## mm_gcd
module mm_gcd (
    clock,
    reset,
    a,
    b,
    c,
    start,
    finished
);
Size: about 0.0076 sq mm of cells after synthesis.
Settings: LEC_CHECK=0, CAP_MARGIN=20, CORE_MARGIN=2, CORE_UTILIZATION=40, CTS_CLUSTER_DIAMETER=296, CTS_CLUSTER_SIZE=98, HOLD_SLACK_MARGIN=-0.09, PLACE_DENSITY=0.39, SLEW_MARGIN=20; clock period 5.0 ns.
run.sh (not shown) runs the stock make flow with config.mk's settings and CLKGATE_MAP_FILE=.
Then changed:
Settings changed: ABC_AREA from default to 1, CELL_PAD_IN_SITES_DETAIL_PLACEMENT from default to 2, CELL_PAD_IN_SITES_GLOBAL_PLACEMENT from default to 1, CORE_UTILIZATION 40 to 56, CTS_CLUSTER_DIAMETER 296 to 376, CTS_CLUSTER_SIZE 98 to 71, GPL_TIMING_DRIVEN from default to 0, HOLD_SLACK_MARGIN -0.09 to 0.12, MIN_ROUTING_LAYER from default to met2, PLACE_DENSITY 0.39 to default, PLACE_DENSITY_LB_ADDON from default to 0.18.
What happened:
- The new run failed in global placement (3_3_place_gp) with FLW-0024
- area after synthesis rose by roughly a tenth
- die area fell by about a fifth
- synthesized cell count rose by well over a third
Then changed:
Settings changed: ABC_AREA 1 to default, CAP_MARGIN 20 to 35, CELL_PAD_IN_SITES_DETAIL_PLACEMENT 2 to default, CELL_PAD_IN_SITES_GLOBAL_PLACEMENT 1 to default, CORE_MARGIN 2 to 8, CORE_UTILIZATION 56 to 68, CTS_CLUSTER_DIAMETER 376 to 296, CTS_CLUSTER_SIZE 71 to 98, GPL_TIMING_DRIVEN 0 to default, HOLD_SLACK_MARGIN 0.12 to -0.09, MAX_ROUTING_LAYER from default to met4, MIN_ROUTING_LAYER met2 to default, PLACE_DENSITY from default to 0.36, PLACE_DENSITY_LB_ADDON 0.18 to default, TNS_END_PERCENT from default to 35.
- This time the run produced a clean layout
- die area falls by 9.5%
- area after synthesis falls by 12%
- synthesized cell count falls by 34%
Then changed:
Settings changed: TNS_END_PERCENT 35 to 15.
Synthesized area is unchanged.
Setup slack does not change.
Wire length stays the same.
Final area does not change.
Via count stays the same.

========
mm_gcd again, from the RTL that the note above started with.
Settings: LEC_CHECK=0, CAP_MARGIN=20, CORE_MARGIN=2, CORE_UTILIZATION=70, SETUP_SLACK_MARGIN=-0.24, SLEW_MARGIN=20; clock period 3.42 ns.
Next try:
- CORE_UTILIZATION: 70 -> 66
- SETUP_SLACK_MARGIN: -0.24 -> -0.23
- clock period: 3.42 -> 3.18 ns (I/O delays scaled with it)
Outcome: The changed run completed, yet does not pass: negative setup slack; count of clock-buffer cells in the layout went down by 1; combinational power went up by about 15%; total power went up by about 15%; setup slack loses 0.18 ns; design area went up by 4.2%; first-iteration DRC count went up by 40%; synthesized area is unchanged; wire length went up by about 6%.
Next try:
- CORE_UTILIZATION: 66 -> 72
- CTS_CLUSTER_DIAMETER: default -> 30
- SETUP_SLACK_MARGIN: -0.23 -> 0.66
- clock period: 3.18 -> 3.78 ns (I/O delays scaled with it)
Effect:
- This time the run finished with timing, DRC and antenna clean
- total power came out lower by 17%
- global-route usage rose by 1.8 points
- non-clock buffer count drops by 42
- clock skew goes up by 0.0051 ns
- hold slack gets better by 0.0055 ns
- count of clock-buffer cells in the layout is unchanged
- critical path depth goes up by 1
- via count is higher by 0.75%
- worst setup slack improved by 0.72 ns
- wire length goes down by 2.4%

========
Setup of run A:
Starting RTL as in the previous note.
export LEC_CHECK = 0
export CAP_MARGIN = 20
export CORE_MARGIN = 2
export CORE_UTILIZATION = 68
export CTS_CLUSTER_DIAMETER = 59
export SLEW_MARGIN = 20
create_clock -name core_clock -period 3.04 [get_ports {clock}]
global routing (5_1_grt): run A exited with error
Changes in run B relative to run A:
- a change of CORE_UTILIZATION from 68 to 40
- a deleted CTS_CLUSTER_DIAMETER that had been 59
- a change of the clock period (ns, I/O delays scaled along) from 3.04 to 3.8
- Run B completed end to end with timing, DRC and antenna clean.
- Run B -> run A: number of H-tree levels delta 0, exact match
- Comparing the two runs side by side, run B comes out ahead of run A on half-perimeter wire length after detailed placement.
- In run B the vertical die dimension turned out 29% higher than in run A.
- Higher x dimension of the die was reported by run B, not run A.
- Diff run A..run B | number of placed I/O pins | unchanged
- [compare] base=run A new=run B: minimum setup slack after placement shows an increase of 0.74 ns; die size shows an increase of 0.0081 mm2; area of the core region shows an increase of 0.0078 mm2.
Inputs modified between run B and run C:
- CORE_UTILIZATION changed from 40 to 65
- the clock period (ns, I/O delays scaled along) changed from 3.8 to 3.78
Findings:
- Between run B and run C, global-route usage increased.
- Compare run B and run C | least setup slack across all paths after layout higher: run B
- Core box area improves in run C relative to run B.
- Number of signal-net buffers in the layout (run C / run B): 0.911
- Lower total non-filler cell area in the finished layout goes to run C over run B.
The inputs of run D differ from those of run C as listed below.
- swapping 65 for 66 in CORE_UTILIZATION
- putting SETUP_SLACK_MARGIN at 0.55 where nothing was set
- putting CTS_CLUSTER_DIAMETER at 30 where nothing was set
- swapping 3.78 for 3.2 in the clock period (ns, I/O delays scaled along)
### Flow results
In run D, cell area after placement is higher than in run C.
Area after synthesis delta (run C -> run D): insignificant
Relative to run C, the width of the die of run D is lower by 0.83 um.
Run D never completed, since it errored out during global routing (5_1_grt).
Power figures rest on the tool's default switching activity, not on a simulated workload.
